==> inputs of run a <==
Design cordicMagPh, start of the top module:
module cordicMagPh
   #(parameter integer N        = 13,  
     parameter integer XY_WIDTH = 18)  
    (input  wire                           clk,
     input  wire                           reset,    
     input  wire                           st,       
     input  wire signed [XY_WIDTH - 1 : 0] xin,      
     input  wire signed [XY_WIDTH - 1 : 0] yin,      
     output reg                            rdy,      
     output wire        [XY_WIDTH - 1 : 0] mag,      
     output wire signed [XY_WIDTH + 1 : 0] ph);
clock: 5.83 ns
lec_check: 0
cap_margin: 20
core_margin: 2
core_utilization: 67
cts_cluster_size: 37
setup_slack_margin: 1.7
slew_margin: 20
run.sh (not shown) runs the stock make flow with config.mk's settings and CLKGATE_MAP_FILE=.
==> run b: changes against run a <==
--- a/flow/config.mk
+++ b/flow/config.mk
@@ -8,6 +8,4 @@
 export CAP_MARGIN = 20
 export CORE_MARGIN = 2
-export CORE_UTILIZATION = 67
-export CTS_CLUSTER_SIZE = 37
-export SETUP_SLACK_MARGIN = 1.7
+export CORE_UTILIZATION = 65
 export SLEW_MARGIN = 20
==> flow/constraint.sdc (replaced) <==
create_clock -name core_clock -period 6.31 [get_ports {clk}]
set_input_delay 1.2620 -clock core_clock [delete_from_list [all_inputs] [get_ports {clk}]]
set_output_delay 1.2620 -clock core_clock [all_outputs]
set_load 0.01 [all_outputs]
==> results_slide.txt <==
Key Metrics from the Run

Status
  – Status: aborted with a tool error
  – Halt Stage: 5_1_grt
  – Err: [ERROR GRT-0232] Routing congestion too high. Check the congestion heatmap in the GUI.

CTS
  – Post-CTS Setup Bufs: 78
  – Post_cts resized: 219

Place
  – DP Worst Slack: -631 ps
  – Placed Cells: 2875
  – RePlAce Congestion: 1.01
  – Post-place instance area: 0.0213 sq mm
  – DPL Wire Length: 53500 microns

Die
  – Die height: 173 microns
  – Core region area: 0.0285 sq mm
  – Die Wd: 173 microns
  – Core Rows: 62
  – Total die size: 0.0301 sq mm

Global routing
  – Gr ovfl total: 86
  – Global-route track usage on met2: 92.5%
  – Global Route met3 Usage: 68.1%
  – Total track usage: 79.4%
  – GRT met1 Usage: 81.2%
[end of results for run a]
==> results_slide.txt <==
Physical Implementation Snapshot

Status
  – Status: finished with violations
  – Layout Check Fails: setup timing

Global routing
  – Total track usage: 42.7%
  – Global Route met3 Usage: 10.7%

Die
  – Die height: 176 microns
  – Total die size: 0.0310 sq mm
  – Core region area: 0.0294 sq mm
  – Core Rows: 63

Place
  – Post-place instance area: 0.0208 sq mm
  – RePlAce Congestion: 1.01
  – DP Worst Slack: -259 ps

Final timing
  – Final setup margin: -134 ps
  – Setup violators final: 6

CTS
  – Post-CTS Setup Bufs: 9
  – Post_cts resized: 16
[end of results for run b]

* * *

==> job 566: inputs <==
cordicMagPh again, from the RTL that the note above started with.
clock: 5.64 ns
lec_check: 0
cap_margin: 0
core_aspect_ratio: 0.83
core_margin: 2
core_utilization: 72
cts_cluster_diameter: 374
cts_cluster_size: 83
gpl_timing_driven: 1
hold_slack_margin: -0.08
place_density_lb_addon: 0.06
setup_slack_margin: -0.57
slew_margin: 25
tns_end_percent: 5
==> job 4603 (differences from job 566) <==
Settings changed: CORE_ASPECT_RATIO 0.83 to 0.91, CTS_CLUSTER_DIAMETER 374 to 364, HOLD_SLACK_MARGIN -0.08 to unset, PLACE_DENSITY set to 0.77, PLACE_DENSITY_LB_ADDON 0.06 to unset, SETUP_SLACK_MARGIN -0.57 to -1.1, SLEW_MARGIN 25 to 0, TNS_END_PERCENT 5 to unset.
==> flow/constraint.sdc (replaced) <==
create_clock -name core_clock -period 11.4 [get_ports {clk}]
set_input_delay 2.2800 -clock core_clock [delete_from_list [all_inputs] [get_ports {clk}]]
set_output_delay 2.2800 -clock core_clock [all_outputs]
set_load 0.01 [all_outputs]
==> job 6473 (differences from job 566) <==
Settings changed: CAP_MARGIN 0 to 20, CORE_ASPECT_RATIO 0.83 to unset, CTS_CLUSTER_DIAMETER 374 to 262, CTS_CLUSTER_SIZE 83 to 58, GPL_TIMING_DRIVEN 1 to unset, HOLD_SLACK_MARGIN -0.08 to unset, PLACE_DENSITY set to 0.67, PLACE_DENSITY_LB_ADDON 0.06 to unset, SETUP_SLACK_MARGIN -0.57 to unset, SLEW_MARGIN 25 to 20, TNS_END_PERCENT 5 to unset.
==> flow/constraint.sdc (replaced) <==
create_clock -name core_clock -period 6.51 [get_ports {clk}]
set_input_delay 1.3020 -clock core_clock [delete_from_list [all_inputs] [get_ports {clk}]]
set_output_delay 1.3020 -clock core_clock [all_outputs]
set_load 0.01 [all_outputs]
==> git commit body <==
Update PnR metrics after Yosys + OpenROAD run

- In this run the layout check failures are negative setup slack.
- Number of failing setup endpoints in the final timing report: 17
- Setup WS post-layout: -0.8638 ns
- The flow ran to the end, but the layout failed its checks.
* Antenna cell count: 2
* Number of antenna violations at the first check in global routing: 3
* Number of buffers and inverters on the critical path: 8
[end of results for job 6473]
==> git commit body <==
Update PnR metrics after Yosys + OpenROAD run

* Outcome: timing/DRC/antenna clean
- 0 antenna diodes ended up in the layout.
* Setup WS post-layout: 2.659 ns
* Number of antenna violations at the first check in global routing: 4
- In the final report, the number of endpoints failing setup comes to 0.
* Number of buffers and inverters on the critical path: 6
[end of results for job 4603]
==> git commit body <==
Update PnR metrics after Yosys + OpenROAD run

* Number of failing setup endpoints in the final timing report: 19
- Antenna cell count: 1
- Outcome: finished with violations
- Set of violated layout checks: negative setup slack
* Number of buffers and inverters on the critical path: 5
- The number of antenna violations at the first check in global routing was 2.
* Setup WS post-layout: -0.9078 ns
[end of results for job 566]

* * *

==> job 2971: inputs <==
==> flow/design.v <==
module cordicMagPh
   #(parameter integer N        = 13,  
     parameter integer XY_WIDTH = 18)  
    (input  wire                           clk,
     input  wire                           reset,    
     input  wire                           st,       
     input  wire signed [XY_WIDTH - 1 : 0] xin,      
     input  wire signed [XY_WIDTH - 1 : 0] yin,      
     output reg                            rdy,      
     output wire        [XY_WIDTH - 1 : 0] mag,      
     output wire signed [XY_WIDTH + 1 : 0] ph);      
    localparam integer N_WIDTH = $clog2(N);
    reg signed [XY_WIDTH + 1 : 0] x, y, z;
    reg        [N_WIDTH  - 1 : 0] ni;       
    reg                           qrt;      
    wire signed [XY_WIDTH + 1 : 0] xShift, yShift;
    wire        [XY_WIDTH - 2 : 0] atan;
    reg  signed [XY_WIDTH + 1 : 0] zCnv;
    reg          [XY_WIDTH : 0] a;
    reg  [2 * XY_WIDTH - 1 : 0] r;
    localparam [1 : 0] ST0 = 2'd0, ST1 = 2'd1, ST2 = 2'd2, ST3 = 2'd3;
    reg [1 : 0] state;
    localparam integer PKG_WIDTH = XY_WIDTH + 1;
    function [63:0] atanLUTlong;
        input integer i;
        begin
            case (i)
                0: atanLUTlong = 64'd2305843009213693952;
                1: atanLUTlong = 64'd1361218612134873344;
                2: atanLUTlong = 64'd719230530580881024;
                3: atanLUTlong = 64'd365092647525521984;
                4: atanLUTlong = 64'd183254791493294816;
                5: atanLUTlong = 64'd91716730292036224;
                6: atanLUTlong = 64'd45869556482713136;
                7: atanLUTlong = 64'd22936177926750896;
                8: atanLUTlong = 64'd11468263948075832;
                9: atanLUTlong = 64'd5734153847876408;
                10: atanLUTlong = 64'd2867079658191484;
                11: atanLUTlong = 64'd1433540170878135;
                12: atanLUTlong = 64'd716770128161890;
                13: atanLUTlong = 64'd358385069421298;
                14: atanLUTlong = 64'd179192535378193;
                15: atanLUTlong = 64'd89596267772540;
                16: atanLUTlong = 64'd44798133896700;
                17: atanLUTlong = 64'd22399066949654;
                18: atanLUTlong = 64'd11199533474990;
                19: atanLUTlong = 64'd5599766737515;
                20: atanLUTlong = 64'd2799883368760;
                21: atanLUTlong = 64'd1399941684380;
                22: atanLUTlong = 64'd699970842190;
                23: atanLUTlong = 64'd349985421095;
                24: atanLUTlong = 64'd174992710548;
                25: atanLUTlong = 64'd87496355274;
                26: atanLUTlong = 64'd43748177637;
                27: atanLUTlong = 64'd21874088818;
                28: atanLUTlong = 64'd10937044409;
                29: atanLUTlong = 64'd5468522205;
                30: atanLUTlong = 64'd2734261102;
                31: atanLUTlong = 64'd1367130551;
                32: atanLUTlong = 64'd683565276;
                33: atanLUTlong = 64'd341782638;
                34: atanLUTlong = 64'd170891319;
                35: atanLUTlong = 64'd85445659;
                36: atanLUTlong = 64'd42722830;
                37: atanLUTlong = 64'd21361415;
                38: atanLUTlong = 64'd10680707;
                39: atanLUTlong = 64'd5340354;
                40: atanLUTlong = 64'd2670177;
                41: atanLUTlong = 64'd1335088;
                42: atanLUTlong = 64'd667544;
                43: atanLUTlong = 64'd333772;
                44: atanLUTlong = 64'd166886;
                45: atanLUTlong = 64'd83443;
                46: atanLUTlong = 64'd41722;
                47: atanLUTlong = 64'd20861;
                48: atanLUTlong = 64'd10430;
                49: atanLUTlong = 64'd5215;
                50: atanLUTlong = 64'd2608;
                51: atanLUTlong = 64'd1304;
                52: atanLUTlong = 64'd652;
                53: atanLUTlong = 64'd326;
                54: atanLUTlong = 64'd163;
                55: atanLUTlong = 64'd81;
                56: atanLUTlong = 64'd41;
                57: atanLUTlong = 64'd20;
                58: atanLUTlong = 64'd10;
                59: atanLUTlong = 64'd5;
                60: atanLUTlong = 64'd3;
                61: atanLUTlong = 64'd1;
                62: atanLUTlong = 64'd1;
                63: atanLUTlong = 64'd0;
                default: atanLUTlong = 64'd0;
            endcase
        end
    endfunction
    function [63:0] coefdLUTlong;
        input integer i;
        begin
            case (i)
                0: coefdLUTlong = 64'd3260954456333195264;
                1: coefdLUTlong = 64'd2916686334356757504;
                2: coefdLUTlong = 64'd2829601372552588288;
                3: coefdLUTlong = 64'd2807750841902562304;
                4: coefdLUTlong = 64'd2802282967498353152;
                5: coefdLUTlong = 64'd2800915666627739136;
                6: coefdLUTlong = 64'd2800573820569637376;
                7: coefdLUTlong = 64'd2800488357751430656;
                8: coefdLUTlong = 64'd2800466991965381120;
                9: coefdLUTlong = 64'd2800461650513774592;
                10: coefdLUTlong = 64'd2800460315150554624;
                11: coefdLUTlong = 64'd2800459981309729792;
                12: coefdLUTlong = 64'd2800459897849522176;
                13: coefdLUTlong = 64'd2800459876984470016;
                14: coefdLUTlong = 64'd2800459871768206848;
                15: coefdLUTlong = 64'd2800459870464141312;
                16: coefdLUTlong = 64'd2800459870138124800;
                17: coefdLUTlong = 64'd2800459870056620544;
                18: coefdLUTlong = 64'd2800459870036244480;
                19: coefdLUTlong = 64'd2800459870031150592;
                20: coefdLUTlong = 64'd2800459870029877248;
                21: coefdLUTlong = 64'd2800459870029558784;
                22: coefdLUTlong = 64'd2800459870029479424;
                23: coefdLUTlong = 64'd2800459870029459456;
                24: coefdLUTlong = 64'd2800459870029454336;
                25: coefdLUTlong = 64'd2800459870029453312;
                default: coefdLUTlong = 64'd0;
            endcase
        end
    endfunction
    localparam integer COEFD_LUT_LONG_SIZE = 26;
    function [PKG_WIDTH - 3 : 0] atanLUTshort;
        input integer i;
        reg [63 : 0] v;
        begin
            v = atanLUTlong(i);
            atanLUTshort = v[61 -: PKG_WIDTH - 2];
        end
    endfunction
    function [PKG_WIDTH - 3 : 0] coefdInit;
        input integer dummy;
        reg [63 : 0] v;
        begin
            if (N - 1 > COEFD_LUT_LONG_SIZE - 1)
                v = coefdLUTlong(COEFD_LUT_LONG_SIZE - 1);
            else
                v = coefdLUTlong(N - 1);
            coefdInit = v[61 -: PKG_WIDTH - 2];
        end
    endfunction
    localparam [PKG_WIDTH - 3 : 0] coefd = coefdInit(0);
    function [PKG_WIDTH - 1 : 0] signalSaturate;
        input [PKG_WIDTH - 1 : 0] x;
        begin
            if (x[PKG_WIDTH - 1 : PKG_WIDTH - 2] == 2'b01) begin
                signalSaturate = {2'b01, {(PKG_WIDTH - 2){1'b0}}};
            end else if (x[PKG_WIDTH - 1 : PKG_WIDTH - 2] == 2'b10) begin
                signalSaturate = {2'b11, {(PKG_WIDTH - 2){1'b0}}};
            end else begin
                signalSaturate = x;
            end
        end
    endfunction
    always @(posedge clk or posedge reset)
    if (reset) begin
        rdy   <= 1'b0;
        x     <= {(XY_WIDTH + 2){1'b0}};
        y     <= {(XY_WIDTH + 2){1'b0}};
        z     <= {(XY_WIDTH + 2){1'b0}};
        ni    <= {N_WIDTH{1'b0}};
        qrt   <= 1'b0;
        state <= ST0;
    end else begin
        if (st) begin  
            rdy <= 1'b0;
            ni  <= {N_WIDTH{1'b0}};  
            if (xin < 0) begin
                x   <= -xin;
                qrt <= 1'b1;
            end else begin  
                x   <= xin;
                qrt <= 1'b0;
            end
            y <= yin;
            state <= ST1;
        end else begin
            case (state)
                ST0: begin
                    rdy <= 1'b1;
                end
                ST1: begin
                    if (y == 0) begin  
                        rdy <= 1'b1;
                        if (~qrt) begin  
                            z <= {(XY_WIDTH + 2){1'b0}};
                        end else begin
                            z <= {2'b01, {XY_WIDTH{1'b0}}};  
                        end
                        state <= ST0;  
                    end else begin  
                        if (y < 0) begin
                            x <= x - y;
                            y <= y + x;
                            z <= -atan;
                        end else begin
                            x <= x + y;
                            y <= y - x;
                            z <= atan;
                        end
                        ni    <= ni + 1'd1;
                        state <= ST2;
                    end
                end
                ST2: begin
                    if (y < 0) begin
                        x <= x - yShift;
                        y <= y + xShift;
                        z <= z - atan;
                    end else begin  
                        x <= x + yShift;
                        y <= y - xShift;
                        z <= z + atan;
                    end
                    if (ni < N - 1) begin  
                        ni    <= ni + 1'd1;
                        state <= ST2;
                    end else begin
                        ni    <= {N_WIDTH{1'b0}};
                        state <= ST3;
                    end
                end
                ST3: begin
                    rdy   <= 1'b1;
                    x     <= {1'b0, r[2 * XY_WIDTH - 1 : XY_WIDTH - 1]};
                    z     <= zCnv;
                    state <= ST0;
                end
            endcase
        end
    end
    assign xShift = x >>> ni;
    assign yShift = y >>> ni;
    assign atan   = atanLUTshort(ni);
    always @(*) begin
        if (x >= 0) begin
            a = x[XY_WIDTH : 0];
        end else begin
            a = {(XY_WIDTH + 1){1'b0}};
        end
        r = a * coefd;
    end
    always @(*) begin
        zCnv = {z[XY_WIDTH + 1], signalSaturate(z[XY_WIDTH : 0])};
        if (~qrt) begin  
            zCnv = zCnv;
        end else begin     
            if (zCnv >= 0) begin
                zCnv = {2'b01, {XY_WIDTH{1'b0}}} - zCnv;  
            end else begin
                zCnv = {2'b11, {XY_WIDTH{1'b0}}} - zCnv;  
            end
        end
    end
    assign mag = x[XY_WIDTH - 1 : 0];
    assign ph  = z;
endmodule
==> flow/run.sh <==
#!/bin/bash
# the make line also repeats each setting of config.mk as NAME=value (left out here)
make -C /OpenROAD-flow-scripts/flow DESIGN_CONFIG=/design/flow/config.mk WORK_HOME=/design/flow/orfs CLKGATE_MAP_FILE= finish
==> flow/config.mk <==
export PLATFORM = sky130hd
export DESIGN_NAME = cordicMagPh
export DESIGN_NICKNAME = cordicMagPh
export VERILOG_FILES = /design/flow/design.v
export SDC_FILE = /design/flow/constraint.sdc
export NUM_CORES = 4
export LEC_CHECK = 0
export CAP_MARGIN = 20
export CELL_PAD_IN_SITES_GLOBAL_PLACEMENT = 3
export CORE_ASPECT_RATIO = 0.74
export CORE_MARGIN = 2
export CORE_UTILIZATION = 20
export GPL_ROUTABILITY_DRIVEN = 0
export MIN_ROUTING_LAYER = met2
export SLEW_MARGIN = 20
==> flow/constraint.sdc <==
create_clock -name core_clock -period 8.0 [get_ports {clk}]
set_input_delay 1.6000 -clock core_clock [delete_from_list [all_inputs] [get_ports {clk}]]
set_output_delay 1.6000 -clock core_clock [all_outputs]
set_load 0.01 [all_outputs]
==> job 1311 (differences from job 2971) <==
Settings changed: ABC_AREA from default to 1, CORE_MARGIN 2 to 4, CTS_CLUSTER_DIAMETER from default to 138, CTS_CLUSTER_SIZE from default to 35, TNS_END_PERCENT from default to 50.
==> qor summary <==
| item | job 1311 | job 2971 |
|---|---|---|
| Outcome | complete, but fails checks | complete, no violations |
| Layout check failures | DRC | - |
| Die boundary height | 285 um | 271 um |
| 1st-iter DRT viols | 5,165 | 4,007 |
| Reg2Reg Launch Point | x[8] | x[4] |
| Post-Route Skew | 0.0388 ns | 0.0134 ns |
| Final period demand of the worst path | 7.60 ns | 7.63 ns |
| Data arrival at the endpoint of the critical path | 7.93 ns | 7.98 ns |
| Final WS setup | 0.398 ns | 0.370 ns |
| Clock Network Area Fraction | 1.28% | 1.44% |
| Sum of net half-perimeters after detailed placement | 95,100 um | 68,500 um |
| Worst slew slack as a fraction of its limit | 15.5% | 29.5% |
| Die footprint | 0.109 mm2 | 0.0988 mm2 |
| Post-Synth AOI/OAI Area | 18.9% | 21.5% |
| Worst slack at placement | 0.772 ns | 0.354 ns |
| Total placed cells including tap cells | 4,664 | 3,693 |
| Combinational gate area | 0.0163 mm2 | 0.0158 mm2 |
| Fa+ha+maj area frac | 27.8% | 29.9% |
| Synthesized netlist cell count | 3,265 | 2,407 |
| Pin slew with the least headroom to its limit | 1.26 ns | 1.06 ns |
| Drt drc | 6 | 0 |
| Top-count cell post-synth | sky130_fd_sc_hd__nand2_1 | sky130_fd_sc_hd__inv_1 |
| Area of the synthesized netlist per yosys stat | 0.0207 mm2 | 0.0192 mm2 |
| Overall via count from detail_route | 32,500 | 25,400 |
| Clock tree buffer count of the final layout | 9 | 10 |
